Setup of north:
==> flow/design.v <==
module  fir(
	input clk,
	input rst_n,			
	input enable,
	input [2:0] tap,		 
	input [15:0] data_in,		
	output [17:0] data_out,		
	output complete
);
localparam
a0 = 16'd1,	 
a1 = 16'd2,
a2 = 16'd2,
a3 = 16'd3,
a4 = 16'd3,
a5 = 16'd3;
reg [15:0] data_reg_0;	 
reg [15:0] data_reg_1;
reg [15:0] data_reg_2;
reg [15:0] data_reg_3;
reg [15:0] data_reg_4;
reg [15:0] data_reg_5;
reg [15:0] multiplication_0;	 
reg [15:0] multiplication_1;
reg [15:0] multiplication_2;
reg [15:0] multiplication_3;
reg [15:0] multiplication_4;
reg [15:0] multiplication_5;
reg [16:0] sum_1;	 
reg [16:0] sum_2;
reg [16:0] sum_3;
reg [17:0] result;  
reg mul_stage, add_stage1, add_stage2, output_stage;	 
always @ (posedge clk or negedge rst_n)
    begin
        if(!rst_n)
        	begin
        		mul_stage <= 1'b0;
        		add_stage1 <= 1'b0;
        		add_stage2 <= 1'b0;
				output_stage <= 1'b0;
        	end
        else
        	begin
        			mul_stage <= enable;
        			add_stage1 <= mul_stage;
        			add_stage2 <= add_stage1;
        			output_stage <= add_stage2;
        	end
    end
always @ (posedge clk or negedge rst_n)
    begin
        if(!rst_n)
        	begin
        		data_reg_0 <= 0;
        		data_reg_1 <= 0;
        		data_reg_2 <= 0;
        		data_reg_3 <= 0;
			data_reg_4 <= 0;
        		data_reg_5 <= 0;
        	end
        else
        	begin
				case (tap)
					3'd2:
					begin
						if (enable) 
							begin
								data_reg_0 <= data_in;
								data_reg_1 <= data_reg_0;
							end
						else 
							begin
								data_reg_0 <= data_reg_0;
								data_reg_1 <= data_reg_1;
							end
					end
					3'd3:
					begin
						if (enable) 
							begin
								data_reg_0 <= data_in;
								data_reg_1 <= data_reg_0;
								data_reg_2 <= data_reg_1;
							end
						else 
							begin
								data_reg_0 <= data_reg_0;
								data_reg_1 <= data_reg_1;
								data_reg_2 <= data_reg_2;
							end
					end
					3'd4:
					begin
						if (enable) 
							begin
								data_reg_0 <= data_in;
								data_reg_1 <= data_reg_0;
								data_reg_2 <= data_reg_1;
								data_reg_3 <= data_reg_2;
							end
						else 
							begin
								data_reg_0 <= data_reg_0;
								data_reg_1 <= data_reg_1;
								data_reg_2 <= data_reg_2;
								data_reg_3 <= data_reg_3;
							end
					end
					3'd5:
					begin
						if (enable) 
							begin
								data_reg_0 <= data_in;
								data_reg_1 <= data_reg_0;
								data_reg_2 <= data_reg_1;
								data_reg_3 <= data_reg_2;
								data_reg_4 <= data_reg_3;
							end
						else 
							begin
								data_reg_0 <= data_reg_0;
								data_reg_1 <= data_reg_1;
								data_reg_2 <= data_reg_2;
								data_reg_3 <= data_reg_3;
								data_reg_4 <= data_reg_4;
							end
					end
					3'd6:
					begin
						if (enable) 
							begin
								data_reg_0 <= data_in;
								data_reg_1 <= data_reg_0;
								data_reg_2 <= data_reg_1;
								data_reg_3 <= data_reg_2;
								data_reg_4 <= data_reg_3;
								data_reg_5 <= data_reg_4;
							end
						else 
							begin
								data_reg_0 <= data_reg_0;
								data_reg_1 <= data_reg_1;
								data_reg_2 <= data_reg_2;
								data_reg_3 <= data_reg_3;
								data_reg_4 <= data_reg_4;
								data_reg_5 <= data_reg_5;
							end
					end
				endcase
        	end
    end
always @ (posedge clk or negedge rst_n)
    begin
        if(!rst_n)
        	begin
        		multiplication_0 <= 0;
        		multiplication_1 <= 0;
        		multiplication_2 <= 0;
        		multiplication_3 <= 0;
			multiplication_4 <= 0;
        		multiplication_5 <= 0;
        	end
        else
        	begin
				case (tap)
					3'd2:
					begin
						if(mul_stage)
							begin
								multiplication_0 <= a0 * data_reg_0;
								multiplication_1 <= a1 * data_reg_1;
							end
						else 
							begin
								multiplication_0 <= multiplication_0;
								multiplication_1 <= multiplication_1;
							end
					end
					3'd3:
					begin
						if(mul_stage)
							begin
								multiplication_0 <= a0 * data_reg_0;
								multiplication_1 <= a1 * data_reg_1;
								multiplication_2 <= a2 * data_reg_2;
							end
						else 
							begin
								multiplication_0 <= multiplication_0;
								multiplication_1 <= multiplication_1;
								multiplication_2 <= multiplication_2;
							end
					end
					3'd4:
					begin
						if(mul_stage)
							begin
								multiplication_0 <= a0 * data_reg_0;
								multiplication_1 <= a1 * data_reg_1;
								multiplication_2 <= a2 * data_reg_2;
								multiplication_3 <= a3 * data_reg_3;
							end
						else 
							begin
								multiplication_0 <= multiplication_0;
								multiplication_1 <= multiplication_1;
								multiplication_2 <= multiplication_2;
								multiplication_3 <= multiplication_3;
							end
					end
					3'd5:
					begin
						if(mul_stage)
							begin
								multiplication_0 <= a0 * data_reg_0;
								multiplication_1 <= a1 * data_reg_1;
								multiplication_2 <= a2 * data_reg_2;
								multiplication_3 <= a3 * data_reg_3;
								multiplication_4 <= a4 * data_reg_4;
							end
						else 
							begin
								multiplication_0 <= multiplication_0;
								multiplication_1 <= multiplication_1;
								multiplication_2 <= multiplication_2;
								multiplication_3 <= multiplication_3;
								multiplication_4 <= multiplication_4;
							end
					end
					3'd6:
					begin
						if(mul_stage)
							begin
								multiplication_0 <= a0 * data_reg_0;
								multiplication_1 <= a1 * data_reg_1;
								multiplication_2 <= a2 * data_reg_2;
								multiplication_3 <= a3 * data_reg_3;
								multiplication_4 <= a4 * data_reg_4;
								multiplication_5 <= a5 * data_reg_5;
							end
						else 
							begin
								multiplication_0 <= multiplication_0;
								multiplication_1 <= multiplication_1;
								multiplication_2 <= multiplication_2;
								multiplication_3 <= multiplication_3;
								multiplication_4 <= multiplication_4;
								multiplication_5 <= multiplication_5;
							end
					end
				endcase
        	end
    end
always @ (posedge clk or negedge rst_n)
    begin
        if(!rst_n)
        	begin
        		sum_1 <= 0;
        		sum_2 <= 0;
			sum_3 <= 0;
        	end
        else
        	begin
				case (tap)
					3'd2:
					begin
						if (add_stage1) 
							begin
								sum_1 <= multiplication_0 + multiplication_1;
								sum_2 <= 0;
							end
						else 
							begin
								sum_1 <= sum_1;
								sum_2 <= sum_2;
							end
					end
					3'd3:
					begin
						if (add_stage1) 
							begin
								sum_1 <= multiplication_0 + multiplication_1;
								sum_2 <= multiplication_2; 
							end
						else 
							begin
								sum_1 <= sum_1;
								sum_2 <= sum_2;
							end
					end
					3'd4:
					begin
						if (add_stage1) 
							begin
								sum_1 <= multiplication_0 + multiplication_1;
								sum_2 <= multiplication_2 + multiplication_3; 
							end
						else 
							begin
								sum_1 <= sum_1;
								sum_2 <= sum_2;
							end
					end
					3'd5:
					begin
						if (add_stage1) 
							begin
								sum_1 <= multiplication_0 + multiplication_1;
								sum_2 <= multiplication_2 + multiplication_3; 
								sum_3 <= multiplication_4;
							end
						else 
							begin
								sum_1 <= sum_1;
								sum_2 <= sum_2;
								sum_3 <= sum_3;
							end
					end
					3'd6:
					begin
						if (add_stage1) 
							begin
								sum_1 <= multiplication_0 + multiplication_1;
								sum_2 <= multiplication_2 + multiplication_3; 
								sum_3 <= multiplication_4 + multiplication_5; 
							end
						else 
							begin
								sum_1 <= sum_1;
								sum_2 <= sum_2;
								sum_3 <= sum_3;
							end
					end
				endcase
        	end
    end
always @ (posedge clk or negedge rst_n)
      begin
          if(!rst_n)
          	begin
          		result <= 0;
          	end
          else
          	begin
				case (tap)
					3'd2:
					begin
						if (add_stage2) 
							begin
								result <= sum_2 + sum_1;
							end
						else 
							begin
								result <= result;
							end
					end
					3'd3:
					begin
						if (add_stage2) 
							begin
								result <= sum_2 + sum_1;
							end
						else 
							begin
								result <= result;
							end
					end
					3'd4:
					begin
						if (add_stage2) 
							begin
								result <= sum_2 + sum_1;
							end
						else 
							begin
								result <= result;
							end
					end
					3'd5:
					begin
						if (add_stage2) 
							begin
								result <= sum_2 + sum_1 + sum_3;
							end
						else 
							begin
								result <= result;
							end
					end
					3'd6:
					begin
						if (add_stage2) 
							begin
								result <= sum_2 + sum_1 + sum_3;
							end
						else 
							begin
								result <= result;
							end
					end
				endcase
          	end
      end
assign data_out = result;	 
assign complete = output_stage;
endmodule
export LEC_CHECK = 0
export ABC_AREA = 1
export CAP_MARGIN = 0
export CORE_MARGIN = 2
export CORE_UTILIZATION = 72
export CTS_CLUSTER_DIAMETER = 374
export CTS_CLUSTER_SIZE = 98
export PLACE_DENSITY = 0.37
export SLEW_MARGIN = 20
create_clock -name core_clock -period 1.4 [get_ports {clk}]
run.sh (not shown) runs the stock make flow with config.mk's settings and CLKGATE_MAP_FILE=.
north: DPL-0038 in 4_1_cts -> run aborted
The inputs of south differ from those of north as listed below.
- PLACE_DENSITY removed (was 0.37)
- CTS_CLUSTER_SIZE changed from 98 to 25
- CTS_CLUSTER_DIAMETER removed (was 374)
- CAP_MARGIN changed from 0 to 20
- CORE_UTILIZATION changed from 72 to 70
- the clock period (ns, I/O delays scaled along) changed from 1.4 to 2.56
Complete run, failing final checks: south, reason negative setup slack.
Xor/xnor share of the synthesized area: north vs south identical
Of south and north, it is south that has the higher core area.
Looking only at chip width, and setting everything else aside, the lower value of south and north goes to north.
[compare] base=north new=south: yosys stat chip area shows no meaningful change, routability-driven placement congestion ratio shows a reduction of about 8%, die size shows an increase of about 2.8%.
Changes in east relative to south:
- CORE_UTILIZATION now 40, was 70
- ABC_AREA no longer set, was 1
- CTS_CLUSTER_SIZE no longer set, was 25
- the clock period (ns, I/O delays scaled along) now 3.89, was 2.56
## What came out
In summary, east completed successfully, with a layout that passed the timing, design-rule and antenna checks.
Per the comparison of east with south, number of hold-repair buffers added at the cts stage went down; hold slack saw a decrease; number of antenna diodes shrank by 2; instance count on the critical path down 2.
Looking only at clock network fraction of design power, and setting everything else aside, the lower value of east and south goes to south.
Measured against each other, east and south differ in endpoint arrival time on the critical path, the lower figure coming from south.
east: maximum frequency is 13% lower than what south reported.
Against south as the reference, east delivers a lower layout overhead on the synthesized area.
> inputs changed (east -> west)
- a change of CORE_MARGIN from 2 to 9
- an added MAX_ROUTING_LAYER of met4
- an added SETUP_SLACK_MARGIN of -0.19
- a change of CORE_UTILIZATION from 40 to 57
- a change of the clock period (ns, I/O delays scaled along) from 3.89 to 4.95
## What came out
- west ended with every stage complete and zero timing, DRC or antenna violations.
- Die extent in x was higher in the run labelled east.
- Minimum setup slack in the final design, east and west, lower one = east.
- In west relative to east, average wire per standard cell had gone up by a little under 10%.
- Between east and west, the cell count is higher for east.
The inputs of middle differ from those of west as listed below.
- putting CTS_CLUSTER_SIZE at 15 where nothing was set
- swapping 9 for 2 in CORE_MARGIN
- swapping -0.19 for -0.1 in SETUP_SLACK_MARGIN
- clearing MAX_ROUTING_LAYER, which used to be met4
- swapping 57 for 72 in CORE_UTILIZATION
- putting ABC_AREA at 1 where nothing was set
- putting PLACE_DENSITY_LB_ADDON at 0.16 where nothing was set
- swapping 4.95 for 2.99 in the clock period (ns, I/O delays scaled along)
==> comparison <==
Out of middle and west, the only run to close with the timing, design-rule and antenna checks passing was west. The flow for middle finished, though final verification flagged negative setup slack. Final number of setup-violating endpoints: lower on west. Count of standard-cell rows, middle and west: larger value in west. Comparing number of gates resized after CTS for middle and west, the smaller number came from west. Summary: with west as the reference, net count after synthesis in middle moved up by more than half. Of middle and west, middle shows the higher share of the clock period used by the worst path after layout, with west below it. Of the two values seen for worst setup path startpoint, sum_2[6] was produced by middle and sum_2[0] by west. Path length in cells of the critical path in middle is 1 higher than in west. Compared with west, in middle cell area after layout went up by 12%, synthesized-area fraction occupied by ao, oa, aoi and oai cells went down by 2.8 points, count of clock-buffer cells in the layout went down by 7. Going from west to middle, the share of the final layout cell area in multi-input gates was found to have gone up by 0.99 points.


== run A ==
RTL: the design.v shown in full above, as it stands there.
Settings: LEC_CHECK=0, ABC_AREA=1, CAP_MARGIN=20, CELL_PAD_IN_SITES_GLOBAL_PLACEMENT=1, CORE_MARGIN=3, CORE_UTILIZATION=20, CTS_CLUSTER_SIZE=47, GPL_ROUTABILITY_DRIVEN=0, GPL_TIMING_DRIVEN=0, HOLD_SLACK_MARGIN=0.15, SLEW_MARGIN=20; clock period 6.87 ns.
--- input diff run A..run B ---
==> flow/config.mk <==
export PLATFORM = sky130hd
export DESIGN_NAME = fir
export DESIGN_NICKNAME = fir
export VERILOG_FILES = /design/flow/design.v
export SDC_FILE = /design/flow/constraint.sdc
export NUM_CORES = 4
export LEC_CHECK = 0
export CAP_MARGIN = 20
export CORE_MARGIN = 2
export CORE_UTILIZATION = 9
export SLEW_MARGIN = 20
==> flow/constraint.sdc <==
create_clock -name core_clock -period 4.24 [get_ports {clk}]
set_input_delay 0.8480 -clock core_clock [delete_from_list [all_inputs] [get_ports {clk}]]
set_output_delay 0.8480 -clock core_clock [all_outputs]
set_load 0.01 [all_outputs]
==> comparison <==
Run A has a higher number of gates on the worst path with buffers counted than run B. Run B vs. run A: post-cts resize count about even, cell area after layout shrank by 420 sq um, met2 layer wire length in the routed design moved down. Going from run A to run B, area fraction of clock buffers and clock inverters fell by 0.23 points; post-detailed-routing wire length fell by about 25%; total power rose by about 70%; setup slack of the critical path after layout fell by 3.12 ns. Run B ended up with a higher fraction of the yosys area taken by sequential cells than run A did.
--- input diff run B..run C ---
--- a/flow/config.mk
+++ b/flow/config.mk
@@ -7,5 +7,8 @@
 export LEC_CHECK = 0
+export ABC_AREA = 1
 export CAP_MARGIN = 20
 export CORE_MARGIN = 2
-export CORE_UTILIZATION = 9
+export CORE_UTILIZATION = 65
+export CTS_CLUSTER_DIAMETER = 374
+export CTS_CLUSTER_SIZE = 98
 export SLEW_MARGIN = 20
==> flow/constraint.sdc <==
create_clock -name core_clock -period 1.4 [get_ports {clk}]
set_input_delay 0.2800 -clock core_clock [delete_from_list [all_inputs] [get_ports {clk}]]
set_output_delay 0.2800 -clock core_clock [all_outputs]
set_load 0.01 [all_outputs]
Notes after the runs:
- Tool error DPL-0038 stopped run C during global routing; no final results.
- Run B → run C: xor/xnor share of the synthesized area moved down, core region area now smaller, initial core utilization increased 57 points.
- Compared with run B, run C shows a synthesized-area fraction occupied by and/or/nand/nor cells that is 18 points higher.
- Proportion of synthesized chip area in sequential cells is lower on run C
- Run B → run C: number of H-tree branching levels did not really move, number of library cell types mapped by synthesis moved down.
Input changes introduced in run D (baseline for comparison: run C):
--- a/flow/config.mk
+++ b/flow/config.mk
@@ -10,5 +10,3 @@
 export CORE_MARGIN = 2
-export CORE_UTILIZATION = 65
-export CTS_CLUSTER_DIAMETER = 374
-export CTS_CLUSTER_SIZE = 98
+export CORE_UTILIZATION = 68
 export SLEW_MARGIN = 20
==> flow/constraint.sdc <==
create_clock -name core_clock -period 3.28 [get_ports {clk}]
set_input_delay 0.6560 -clock core_clock [delete_from_list [all_inputs] [get_ports {clk}]]
set_output_delay 0.6560 -clock core_clock [all_outputs]
set_load 0.01 [all_outputs]
Results
- Of run C and run D, the lower buffer count from post-CTS setup fixing belongs to run D.
- Against run C, horizontal extent of the die in run D fell by a few percent.
- Summary of run C and run D: one run falls short of a clean finish, namely run C.
- Run status, run C: aborted in global routing, error DPL-0038
- Post-cts sizing count for run D is lower than for run C.
- Relative to run C, the core area measured on run D has decreased by a few percent.
- From run C to run D the numbers moved as follows: total die area -about 4.3%; chip area line of the yosys report shows no meaningful change; routability-driven placement congestion ratio saw a decrease.
Setup changes, run D to run E
--- a/flow/config.mk
+++ b/flow/config.mk
@@ -10,3 +10,6 @@
 export CORE_MARGIN = 2
-export CORE_UTILIZATION = 68
+export CORE_UTILIZATION = 70
+export CTS_CLUSTER_DIAMETER = 379
+export CTS_CLUSTER_SIZE = 22
+export SETUP_SLACK_MARGIN = -0.1
 export SLEW_MARGIN = 20
==> flow/constraint.sdc <==
create_clock -name core_clock -period 2.36 [get_ports {clk}]
set_input_delay 0.4720 -clock core_clock [delete_from_list [all_inputs] [get_ports {clk}]]
set_output_delay 0.4720 -clock core_clock [all_outputs]
set_load 0.01 [all_outputs]
Notes after the runs:
The non-filler instance count after layout reported for run E is greater than that of run D by 73. Re critical path arrival: run D was lower than run E. Run E ended with more power per standard cell area than run D. In run E the implementation ran to completion but is not tape-out ready, as the final checks report negative setup slack. Run D completed; timing, DRC and antenna clean.
Power is estimated from default activity; no workload was simulated.
